JK:
Design axi_dma_controller, start of the top module:
module axi_dma_controller #(
    parameter int ADDR_WD = 32,
    parameter int DATA_WD = 32,
    parameter int CHANNEL_COUNT = 8,  
    parameter int MAX_BURST_LEN = 16,  
    localparam int STRB_WD = DATA_WD / 8
) (
    input wire                    clk,
    input wire                    rst,
    input wire                    cmd_valid,
    input wire [ADDR_WD-1:0]      cmd_src_addr,
    input wire [ADDR_WD-1:0]      cmd_dst_addr,
    input wire [1:0]              cmd_burst,
    input wire [ADDR_WD-1:0]      cmd_len,
    input wire [2:0]              cmd_size,
    output wire                   cmd_ready,
    output wire                   M_AXI_ARVALID,
    output wire [ADDR_WD-1:0]     M_AXI_ARADDR,
    output wire [7:0]             M_AXI_ARLEN,
    output wire [2:0]             M_AXI_ARSIZE,
    output wire [1:0]             M_AXI_ARBURST,
    input wire                    M_AXI_ARREADY,
    input wire                    M_AXI_RVALID,
    input wire [DATA_WD-1:0]      M_AXI_RDATA,
    input wire [1:0]              M_AXI_RRESP,
    input wire                    M_AXI_RLAST,
    output wire                   M_AXI_RREADY,
    output wire                   M_AXI_AWVALID,
    output wire [ADDR_WD-1:0]     M_AXI_AWADDR,
    output wire [7:0]             M_AXI_AWLEN,
    output wire [2:0]             M_AXI_AWSIZE,
    output wire [1:0]             M_AXI_AWBURST,
    input wire                    M_AXI_AWREADY,
    output wire                   M_AXI_WVALID,
    output wire [DATA_WD-1:0]     M_AXI_WDATA,
    output wire [STRB_WD-1:0]     M_AXI_WSTRB,
    output wire                   M_AXI_WLAST,
    input wire                    M_AXI_WREADY,
    input wire                    M_AXI_BVALID,
    input wire [1:0]              M_AXI_BRESP,
    output wire                   M_AXI_BREADY
);
Size: about 9500 cells after synthesis, roughly 2000 flip-flops, ~280 I/O pins.
Settings: LEC_CHECK=0, ABC_AREA=1, CAP_MARGIN=15, CELL_PAD_IN_SITES_DETAIL_PLACEMENT=1, CELL_PAD_IN_SITES_GLOBAL_PLACEMENT=3, CORE_MARGIN=8, CORE_UTILIZATION=16, PLACE_DENSITY_LB_ADDON=0.02, SLEW_MARGIN=20, TNS_END_PERCENT=85; clock period 13.4 ns.
run.sh (not shown) runs the stock make flow with config.mk's settings and CLKGATE_MAP_FILE=.
diff inputs: JK => MS
- PLACE_DENSITY_LB_ADDON removed (was 0.02)
- CORE_UTILIZATION changed from 16 to 58
- CELL_PAD_IN_SITES_DETAIL_PLACEMENT removed (was 1)
- CAP_MARGIN changed from 15 to 20
- CORE_MARGIN changed from 8 to 2
- TNS_END_PERCENT removed (was 85)
- CELL_PAD_IN_SITES_GLOBAL_PLACEMENT removed (was 3)
- ABC_AREA removed (was 1)
- the clock period (ns, I/O delays scaled along) changed from 13.4 to 6.48
==> comparison <==
What the final checks of MS revealed, after a flow that finished every stage, was a layout that fails on setup timing.
Going from JK to MS, count of plain and timing-repair buffers grew by more than 100%.
MS vs JK, startpoint of the worst setup timing path: i_rd.i_req_gen.rd_req_size_reg[1]$_DFFE_PP0P_ vs i_rd.i_req_gen.rd_req_size_reg[2]$_DFFE_PP0P_
The worst setup slack before clock tree synthesis of MS was inferior to that of JK.
Synthesis area per yosys (lower): MS
MS vs. JK: length of the first detailed-routing pass in iterations now larger; post-CTS resize count now larger; die size now smaller; register share of the cell area comparable.
Taking JK as the reference, in MS met1 routed wirelength after detailed routing shrank by 97000 um, tightest hold margin up 0.034 ns, routed wire length -40%.
For AL, these inputs were changed with respect to MS:
- a change of CORE_UTILIZATION from 58 to 14
- a change of the clock period (ns, I/O delays scaled along) from 6.48 to 12.5
Findings:
- AL: flow completed, timing, DRC and antenna clean
- AL vs MS, sequential share of layout area went up by 0.95 points.
- AL -> MS: synthesized instance count delta 0, exact match
- On share of total power in the clock network, the lower figure sits with MS, not AL.
- Comparing cell count for MS and AL, the smaller number came from MS.
What TR does differently from AL at the input level:
- SETUP_SLACK_MARGIN newly set to -0.56
- CTS_CLUSTER_SIZE newly set to 25
- CORE_UTILIZATION changed from 14 to 70
- the clock period (ns, I/O delays scaled along) changed from 12.5 to 9.14
==> comparison <==
- Going from AL to TR, standard-cell row count shrank by more than half.
- Comparing AL against TR, there is no change at all in sequential element share of the synthesized area.
- Summary of TR over AL: placeable core area decreased by 530000 sq um relative to the old numbers, floorplan die height decreased by about 55% relative to the old numbers.
- Measured against each other, AL and TR differ in number of buffers created by CTS, the higher figure coming from AL.
- AL → TR: number of buffers added for setup after CTS went up; die size went down 80%.
- Status(TR) = ERROR, stage = global routing
--- input diff TR..PW ---
- CTS_CLUSTER_SIZE removed (was 25)
- SETUP_SLACK_MARGIN removed (was -0.56)
- CORE_UTILIZATION changed from 70 to 40
- the clock period (ns, I/O delays scaled along) changed from 9.14 to 11.7
## What came out
PW: done, clean on timing, DRC and antenna
Compared with TR, PW shows vertical extent of the die higher by about 32%.
Taking TR as the reference, in PW pre-CTS worst setup slack increased by 1.82 ns relative to the old numbers; HPWL reported at the end of detailed placement decreased by 11% relative to the old numbers; number of resized instances in the post-cts repair step decreased by 220 relative to the old numbers; number of placed instances, taps included increased by about 9% relative to the old numbers.
Diff TR -> PW: setup fix buffers added after clock tree synthesis went down 101; overall die area went up by about 70%; area after detailed placement fell by about 2.6%.
The number of buffers between clock root and the deepest sink was comparable across PW and TR.
Relative to TR, the last weighted congestion value of the routability-driven placer measured on PW has decreased by a few percent.

========
main:
Starting RTL as in the previous note.
Settings: LEC_CHECK=0, CAP_MARGIN=20, CELL_PAD_IN_SITES_DETAIL_PLACEMENT=0, CELL_PAD_IN_SITES_GLOBAL_PLACEMENT=2, CORE_ASPECT_RATIO=1.17, CORE_MARGIN=9, CORE_UTILIZATION=28, CTS_CLUSTER_SIZE=15, GPL_ROUTABILITY_DRIVEN=0, GPL_TIMING_DRIVEN=1, MAX_ROUTING_LAYER=met5, PLACE_DENSITY=0.41, SETUP_SLACK_MARGIN=1.08, SLEW_MARGIN=20; clock period 6.42 ns.
[flow] main | stages: complete | final checks: fail | reason: negative setup slack
## Diff of input files: the feature branch against main
Settings: clearing CELL_PAD_IN_SITES_GLOBAL_PLACEMENT, which used to be 2; swapping 9 for 2 in CORE_MARGIN; clearing CELL_PAD_IN_SITES_DETAIL_PLACEMENT, which used to be 0; swapping 15 for 40 in CTS_CLUSTER_SIZE; swapping 1.08 for 1.89 in SETUP_SLACK_MARGIN; swapping 20 for 10 in SLEW_MARGIN; swapping 1.17 for 0.71 in CORE_ASPECT_RATIO; swapping 0 for 1 in GPL_ROUTABILITY_DRIVEN; putting PLACE_DENSITY_LB_ADDON at 0.01 where nothing was set; swapping 28 for 71 in CORE_UTILIZATION; clearing PLACE_DENSITY, which used to be 0.41.
--- outcome ---
Looking at post-CTS setup buffer count across the feature branch and main, the one that comes out higher is main.
Looking at largest buffer count on any clock path across the feature branch and main, the one that comes out lower is the feature branch.
Taking main as the reference point, the total clock buffers created by CTS of the feature branch falls by 53.
Placed cell area | the feature branch below main
The feature branch did not finish; the tool stopped in global routing with error GRT-0116.
Chip width ended up about 21% lower on the feature branch than on main.
The synthesized cell count was comparable across the feature branch and main.
[compare] base=main new=the feature branch: total number of H-tree levels now sits at about the same level, area of the die down about 60%.

========
== lane 1 ==
axi_dma_controller again, from the RTL that the note above started with.
// axi_dma_controller
module axi_dma_controller #(
    parameter int ADDR_WD = 32,
    parameter int DATA_WD = 32,
    parameter int CHANNEL_COUNT = 8,  
    parameter int MAX_BURST_LEN = 16,  
    localparam int STRB_WD = DATA_WD / 8
) (
    input wire                    clk,
    input wire                    rst,
    input wire                    cmd_valid,
    input wire [ADDR_WD-1:0]      cmd_src_addr,
    input wire [ADDR_WD-1:0]      cmd_dst_addr,
    input wire [1:0]              cmd_burst,
    input wire [ADDR_WD-1:0]      cmd_len,
    input wire [2:0]              cmd_size,
    output wire                   cmd_ready,
    output wire                   M_AXI_ARVALID,
    output wire [ADDR_WD-1:0]     M_AXI_ARADDR,
    output wire [7:0]             M_AXI_ARLEN,
    output wire [2:0]             M_AXI_ARSIZE,
    output wire [1:0]             M_AXI_ARBURST,
    input wire                    M_AXI_ARREADY,
    input wire                    M_AXI_RVALID,
    input wire [DATA_WD-1:0]      M_AXI_RDATA,
    input wire [1:0]              M_AXI_RRESP,
    input wire                    M_AXI_RLAST,
    output wire                   M_AXI_RREADY,
    output wire                   M_AXI_AWVALID,
    output wire [ADDR_WD-1:0]     M_AXI_AWADDR,
    output wire [7:0]             M_AXI_AWLEN,
    output wire [2:0]             M_AXI_AWSIZE,
    output wire [1:0]             M_AXI_AWBURST,
    input wire                    M_AXI_AWREADY,
    output wire                   M_AXI_WVALID,
    output wire [DATA_WD-1:0]     M_AXI_WDATA,
    output wire [STRB_WD-1:0]     M_AXI_WSTRB,
    output wire                   M_AXI_WLAST,
    input wire                    M_AXI_WREADY,
    input wire                    M_AXI_BVALID,
    input wire [1:0]              M_AXI_BRESP,
    output wire                   M_AXI_BREADY
);
Settings: LEC_CHECK=0, CAP_MARGIN=20, CORE_ASPECT_RATIO=0.71, CORE_MARGIN=2, CORE_UTILIZATION=72, CTS_CLUSTER_SIZE=41, GPL_ROUTABILITY_DRIVEN=1, GPL_TIMING_DRIVEN=1, MAX_ROUTING_LAYER=met5, PLACE_DENSITY_LB_ADDON=0.0, SETUP_SLACK_MARGIN=1.89, SLEW_MARGIN=10, TNS_END_PERCENT=5; clock period 6.42 ns.
Run status, lane 1: aborted in global routing, error GRT-0116
#### Input delta (lane 2 over lane 1)
# lane 1
export LEC_CHECK = 0
export CAP_MARGIN = 20
export CORE_ASPECT_RATIO = 0.71
export CORE_MARGIN = 2
export CORE_UTILIZATION = 72
export CTS_CLUSTER_SIZE = 41
export GPL_ROUTABILITY_DRIVEN = 1
export GPL_TIMING_DRIVEN = 1
export MAX_ROUTING_LAYER = met5
export PLACE_DENSITY_LB_ADDON = 0.0
export SETUP_SLACK_MARGIN = 1.89
export SLEW_MARGIN = 10
export TNS_END_PERCENT = 5
create_clock -name core_clock -period 6.42 [get_ports {clk}]
# lane 2
export LEC_CHECK = 0
export CAP_MARGIN = 20
export CORE_ASPECT_RATIO = 0.71
export CORE_MARGIN = 2
export CORE_UTILIZATION = 64
export CTS_CLUSTER_SIZE = 57
export GPL_ROUTABILITY_DRIVEN = 1
export GPL_TIMING_DRIVEN = 1
export MAX_ROUTING_LAYER = met5
export PLACE_DENSITY_LB_ADDON = 0.01
export SETUP_SLACK_MARGIN = 1.84
export SLEW_MARGIN = 10
export TNS_END_PERCENT = 5
create_clock -name core_clock -period 6.42 [get_ports {clk}]
## What came out
- Although it ran to completion, lane 2 produced a layout that fails the final checks because of negative setup slack.
- Lane 2 -> lane 1: area reported by Yosys stat delta 0, exact match
- Delta (lane 2 minus lane 1): die area has increased; cell total after placement rose by 162; y dimension of the die went up by 18 um.
Here is what was changed in the inputs of lane 3 compared with lane 2.
# lane 2
export LEC_CHECK = 0
export CAP_MARGIN = 20
export CORE_ASPECT_RATIO = 0.71
export CORE_MARGIN = 2
export CORE_UTILIZATION = 64
export CTS_CLUSTER_SIZE = 57
export GPL_ROUTABILITY_DRIVEN = 1
export GPL_TIMING_DRIVEN = 1
export MAX_ROUTING_LAYER = met5
export PLACE_DENSITY_LB_ADDON = 0.01
export SETUP_SLACK_MARGIN = 1.84
export SLEW_MARGIN = 10
export TNS_END_PERCENT = 5
create_clock -name core_clock -period 6.42 [get_ports {clk}]
# lane 3
export LEC_CHECK = 0
export CAP_MARGIN = 20
export CORE_ASPECT_RATIO = 0.71
export CORE_MARGIN = 2
export CORE_UTILIZATION = 72
export CTS_CLUSTER_SIZE = 61
export GPL_ROUTABILITY_DRIVEN = 1
export GPL_TIMING_DRIVEN = 1
export MAX_ROUTING_LAYER = met5
export PLACE_DENSITY_LB_ADDON = 0.01
export SETUP_SLACK_MARGIN = 1.08
export SLEW_MARGIN = 10
create_clock -name core_clock -period 10.7 [get_ports {clk}]
Notes after the runs:
None of the runs lane 3 and lane 2 ends with a clean layout. Lane 3 did not run to completion, as it errored out during global routing. On number of placement rows: lane 3 sits below lane 2. Synthesized cell count came out exactly the same in lane 3 and lane 2. Diff lane 2 -> lane 3: post-synth design cell area was more or less identical, chip footprint saw a decrease. Post-synthesis xor/xnor area fraction: lane 2 vs lane 3 identical.
### lane 3 -> lane 4
# lane 3
export LEC_CHECK = 0
export CAP_MARGIN = 20
export CORE_ASPECT_RATIO = 0.71
export CORE_MARGIN = 2
export CORE_UTILIZATION = 72
export CTS_CLUSTER_SIZE = 61
export GPL_ROUTABILITY_DRIVEN = 1
export GPL_TIMING_DRIVEN = 1
export MAX_ROUTING_LAYER = met5
export PLACE_DENSITY_LB_ADDON = 0.01
export SETUP_SLACK_MARGIN = 1.08
export SLEW_MARGIN = 10
create_clock -name core_clock -period 10.7 [get_ports {clk}]
# lane 4
export LEC_CHECK = 0
export CAP_MARGIN = 20
export CORE_ASPECT_RATIO = 0.71
export CORE_MARGIN = 2
export CORE_UTILIZATION = 66
export CTS_CLUSTER_SIZE = 47
export GPL_ROUTABILITY_DRIVEN = 1
export GPL_TIMING_DRIVEN = 1
export MAX_ROUTING_LAYER = met5
export PLACE_DENSITY = 0.41
export SETUP_SLACK_MARGIN = 1.08
export SLEW_MARGIN = 10
export TNS_END_PERCENT = 5
create_clock -name core_clock -period 4.13 [get_ports {clk}]
[summary]
Of lane 3 and lane 4, only lane 3 fails to reach the end of the flow.
Lane 4 -> lane 3: proportion of synthesized flip-flops having asynchronous set or reset delta 0, exact match
Taking lane 3 as 1.0, lane 4 lands at 1.11 on number of placed cells counting well taps.
~same weighted congestion at the end of routability-driven global placement in lane 3 and lane 4
Going from lane 3 to lane 4, die span in y grows by about 4.4%.
Count of input and output buffers: lane 3 vs lane 4 identical
Post-placement cell area up 6.9% in lane 4 wrt lane 3
No activity file was given, so power comes from the tool's default toggle rates.
